Setup of v7:
// accel_display
module accel_display(
	input 		          		clk,         
	input 		          		reset_n,
	input 		     [1:0]		SW,
	input 		          		data_update,
	input 		     [15:0]		data_x,
	input 		     [15:0]		data_y,
	output		     [7:0]		HEX0,
	output		     [7:0]		HEX1,
	output		     [7:0]		HEX2,
	output		     [7:0]		HEX3,
	output		reg  [3:0]		VGA_B,
	output		reg  [3:0]		VGA_G,
	output		reg          	VGA_HS,
	output		reg  [3:0]		VGA_R,
	output		reg          	VGA_VS
);
Size in the first run: about 530 flip-flops, roughly 0.035 mm2 of cells after synthesis.
Settings: LEC_CHECK=0, ABC_AREA=0, CAP_MARGIN=20, CELL_PAD_IN_SITES_GLOBAL_PLACEMENT=2, CORE_MARGIN=10, CORE_UTILIZATION=69, CTS_CLUSTER_DIAMETER=59, GPL_ROUTABILITY_DRIVEN=0, GPL_TIMING_DRIVEN=0, MAX_ROUTING_LAYER=met5, PLACE_DENSITY_LB_ADDON=0.05, SETUP_SLACK_MARGIN=0.77, SLEW_MARGIN=20; clock period 26.9 ns.
run.sh (not shown) runs the stock make flow with config.mk's settings and CLKGATE_MAP_FILE=.
No final results exist for v7, since it was stopped by error FLW-0024 during global placement without I/O (3_1_place_gp_skip_io).
For v54, these inputs were changed with respect to v7:
# v7
export LEC_CHECK = 0
export ABC_AREA = 0
export CAP_MARGIN = 20
export CELL_PAD_IN_SITES_GLOBAL_PLACEMENT = 2
export CORE_MARGIN = 10
export CORE_UTILIZATION = 69
export CTS_CLUSTER_DIAMETER = 59
export GPL_ROUTABILITY_DRIVEN = 0
export GPL_TIMING_DRIVEN = 0
export MAX_ROUTING_LAYER = met5
export PLACE_DENSITY_LB_ADDON = 0.05
export SETUP_SLACK_MARGIN = 0.77
export SLEW_MARGIN = 20
create_clock -name core_clock -period 26.9 [get_ports {clk}]
# v54
export LEC_CHECK = 0
export CAP_MARGIN = 20
export CORE_MARGIN = 2
export CORE_UTILIZATION = 35
export PLACE_DENSITY = 0.6
export SLEW_MARGIN = 20
create_clock -name core_clock -period 24.7 [get_ports {clk}]
Findings:
- v54 did not stop at any stage, and its layout met the timing, DRC and antenna checks.
- Between v54 and v7, it is v54 whose floorplan utilization is lower, by 35 points.
- Comparing v54 and v7, the higher height of the die is on v54.
- Summary of v54 over v7: Yosys chip area held steady, floorplan core area higher, die area picked up an extra about 70%.
- Higher number of standard-cell rows in the floorplan among v54 and v7: v54
Inputs modified between v54 and v30:
# v54
export LEC_CHECK = 0
export CAP_MARGIN = 20
export CORE_MARGIN = 2
export CORE_UTILIZATION = 35
export PLACE_DENSITY = 0.6
export SLEW_MARGIN = 20
create_clock -name core_clock -period 24.7 [get_ports {clk}]
# v30
export LEC_CHECK = 0
export CAP_MARGIN = 20
export CORE_MARGIN = 2
export CORE_UTILIZATION = 40
export PLACE_DENSITY = 0.6
export SLEW_MARGIN = 20
create_clock -name core_clock -period 11.1 [get_ports {clk}]
In v30, the final instance count without filler cells came out 2.1% above the value in v54. v30: multi-input gate share of total cell area 0.60 points below v54. Compare v30 and v54 | via count of the first global-routing pass higher: v30.
### v30 -> v46
# v30
export LEC_CHECK = 0
export CAP_MARGIN = 20
export CORE_MARGIN = 2
export CORE_UTILIZATION = 40
export PLACE_DENSITY = 0.6
export SLEW_MARGIN = 20
create_clock -name core_clock -period 11.1 [get_ports {clk}]
# v46
export LEC_CHECK = 0
export CAP_MARGIN = 5
export CORE_MARGIN = 2
export CORE_UTILIZATION = 72
export SLEW_MARGIN = 20
create_clock -name core_clock -period 13.9 [get_ports {clk}]
## What came out

== sierra ==
accel_display again, from the RTL that the note above started with.
Design accel_display, start of the top module:
module accel_display(
	input 		          		clk,         
	input 		          		reset_n,
	input 		     [1:0]		SW,
	input 		          		data_update,
	input 		     [15:0]		data_x,
	input 		     [15:0]		data_y,
	output		     [7:0]		HEX0,
	output		     [7:0]		HEX1,
	output		     [7:0]		HEX2,
	output		     [7:0]		HEX3,
	output		reg  [3:0]		VGA_B,
	output		reg  [3:0]		VGA_G,
	output		reg          	VGA_HS,
	output		reg  [3:0]		VGA_R,
	output		reg          	VGA_VS
);
Settings: LEC_CHECK=0, ABC_AREA=0, CAP_MARGIN=30, CELL_PAD_IN_SITES_DETAIL_PLACEMENT=2, CELL_PAD_IN_SITES_GLOBAL_PLACEMENT=0, CORE_ASPECT_RATIO=1.19, CORE_MARGIN=3, CORE_UTILIZATION=26, CTS_CLUSTER_SIZE=96, GPL_ROUTABILITY_DRIVEN=1, GPL_TIMING_DRIVEN=0, HOLD_SLACK_MARGIN=0.08, MAX_ROUTING_LAYER=met5, PLACE_DENSITY_LB_ADDON=0.08, SETUP_SLACK_MARGIN=-1.12, SLEW_MARGIN=15, TNS_END_PERCENT=40; clock period 13.5 ns.
| sierra | all stages done | FAIL | setup timing |
Setup changes, sierra to zinc
Settings: a deleted SETUP_SLACK_MARGIN that had been -1.12; a deleted CELL_PAD_IN_SITES_GLOBAL_PLACEMENT that had been 0; a change of CORE_MARGIN from 3 to 2; a deleted CELL_PAD_IN_SITES_DETAIL_PLACEMENT that had been 2; a deleted MAX_ROUTING_LAYER that had been met5; a deleted ABC_AREA that had been 0; a deleted CTS_CLUSTER_SIZE that had been 96; an added PLACE_DENSITY of 0.6; a change of SLEW_MARGIN from 15 to 20; a change of CORE_UTILIZATION from 26 to 62; a deleted PLACE_DENSITY_LB_ADDON that had been 0.08; a deleted GPL_TIMING_DRIVEN that had been 0; a deleted TNS_END_PERCENT that had been 40; a deleted HOLD_SLACK_MARGIN that had been 0.08; a deleted GPL_ROUTABILITY_DRIVEN that had been 1; a deleted CORE_ASPECT_RATIO that had been 1.19; a change of CAP_MARGIN from 30 to 20; a change of the clock period (ns, I/O delays scaled along) from 13.5 to 8.34.
[summary]
Ran to the end and failed final checks on setup timing: zinc. Summary of zinc over sierra: ratio of final minimum period to clock period went up by 29 points, count of antenna diodes in the layout went down by 2, final sum of negative setup slack went down by 75.94 ns. For sierra, the origin of the worst setup path was count[0]$_SDFFE_PN0P_, unlike zinc, where it was y_axis.shiftreg[0]$_SDFFE_PN0P_. In zinc, routed wire length is lower than in sierra.

accel_display again, from the RTL that the note above started with.
clock: 9.77 ns
lec_check: 0
abc_area: 1
cap_margin: 20
core_margin: 2
core_utilization: 71
cts_cluster_diameter: 238
cts_cluster_size: 15
hold_slack_margin: 0.29
place_density: 0.6
setup_slack_margin: 2.55
slew_margin: 20
The first run ended with an error in global routing (5_1_grt) on GRT-0232.
Change:
Settings changed: CORE_UTILIZATION 71 to 70, CTS_CLUSTER_DIAMETER 238 to unset, CTS_CLUSTER_SIZE 15 to unset, HOLD_SLACK_MARGIN 0.29 to unset, SETUP_SLACK_MARGIN 2.55 to unset.
Clock period 9.77 ns to 10.1 ns, I/O delays scaled along.
After rerunning: With this change the flow reached the layout checks and failed them: negative setup slack; synthesized area is unchanged; synthesized cell count stays the same; die area climbs slightly.
Change:
Settings changed: CORE_UTILIZATION 70 to 69, CTS_CLUSTER_DIAMETER set to 238, CTS_CLUSTER_SIZE set to 15.
Clock period 10.1 ns to 9.77 ns, I/O delays scaled along.
The new run completed, yet does not pass: negative setup slack.
Non-clock buffer count goes up by 94.
Sequential share of layout area barely changes.
Cell count goes up by 0.79%.
Setup slack got worse by 130 ps.
Final area goes down by 0.45%.
Synthesized area does not change.
Fmax goes up by 2.0%.
Global-route usage goes down by 1.5 points.
Wire length goes down by 2.7%.
Change:
Settings changed: ABC_AREA 1 to unset, CORE_UTILIZATION 69 to 54, CTS_CLUSTER_DIAMETER 238 to unset, CTS_CLUSTER_SIZE 15 to unset.
Clock period 9.77 ns to 16.2 ns, I/O delays scaled along.
Effect: With this change the flow produced a clean layout; global-route usage decreases by 8.6 points; wire length decreases by about a fifth.
Change:
Settings changed: CORE_UTILIZATION 54 to 61, PLACE_DENSITY 0.6 to unset, SETUP_SLACK_MARGIN set to 3.63.
Clock period 16.2 ns to 13.1 ns, I/O delays scaled along.
Outcome:
- utilization goes up by 14 points
- routed wire length is higher by 12%
- clock skew went down by 4.0 ps
- worst setup slack improved by 190 ps
- non-clock buffer count goes up by 194
- critical path depth came out lower by 1
- cell area rose by 9.7%
- via count rose by 6.2%
- die size went down by 11%

accel_display again, from the RTL that the note above started with.
==> flow/config.mk <==
export PLATFORM = sky130hd
export DESIGN_NAME = accel_display
export DESIGN_NICKNAME = accel_display
export VERILOG_FILES = /design/flow/design.v
export SDC_FILE = /design/flow/constraint.sdc
export NUM_CORES = 4
export LEC_CHECK = 0
export ABC_AREA = 1
export CAP_MARGIN = 20
export CORE_MARGIN = 2
export CORE_UTILIZATION = 72
export CTS_CLUSTER_DIAMETER = 381
export CTS_CLUSTER_SIZE = 100
export PLACE_DENSITY = 0.39
export SETUP_SLACK_MARGIN = 1.05
export SLEW_MARGIN = 20
==> flow/constraint.sdc <==
create_clock -name core_clock -period 9.55 [get_ports {clk}]
set_input_delay 1.9100 -clock core_clock [delete_from_list [all_inputs] [get_ports {clk}]]
set_output_delay 1.9100 -clock core_clock [all_outputs]
set_load 0.01 [all_outputs]
The first run ended with an error in global routing with GRT-0116.
Rerun with:
--- a/flow/config.mk
+++ b/flow/config.mk
@@ -11,6 +11,4 @@
 export CORE_UTILIZATION = 72
-export CTS_CLUSTER_DIAMETER = 381
-export CTS_CLUSTER_SIZE = 100
-export PLACE_DENSITY = 0.39
-export SETUP_SLACK_MARGIN = 1.05
+export CTS_CLUSTER_SIZE = 40
+export SETUP_SLACK_MARGIN = -0.7
 export SLEW_MARGIN = 20
==> flow/constraint.sdc (replaced) <==
create_clock -name core_clock -period 9.02 [get_ports {clk}]
set_input_delay 1.8040 -clock core_clock [delete_from_list [all_inputs] [get_ports {clk}]]
set_output_delay 1.8040 -clock core_clock [all_outputs]
set_load 0.01 [all_outputs]
What happened: The new run finished but fails on setup timing; die area stays the same; synthesized cell count is unchanged; synthesized area does not change.
Rerun with:
--- a/flow/config.mk
+++ b/flow/config.mk
@@ -12,3 +12,5 @@
 export CTS_CLUSTER_SIZE = 40
-export SETUP_SLACK_MARGIN = -0.7
+export HOLD_SLACK_MARGIN = 0.3
+export PLACE_DENSITY_LB_ADDON = 0.07
+export SETUP_SLACK_MARGIN = 1.25
 export SLEW_MARGIN = 20
=>
- This time the run did not get past global routing on GRT-0232
- die area does not change
- area after synthesis stays the same
- synthesized cell count stays the same
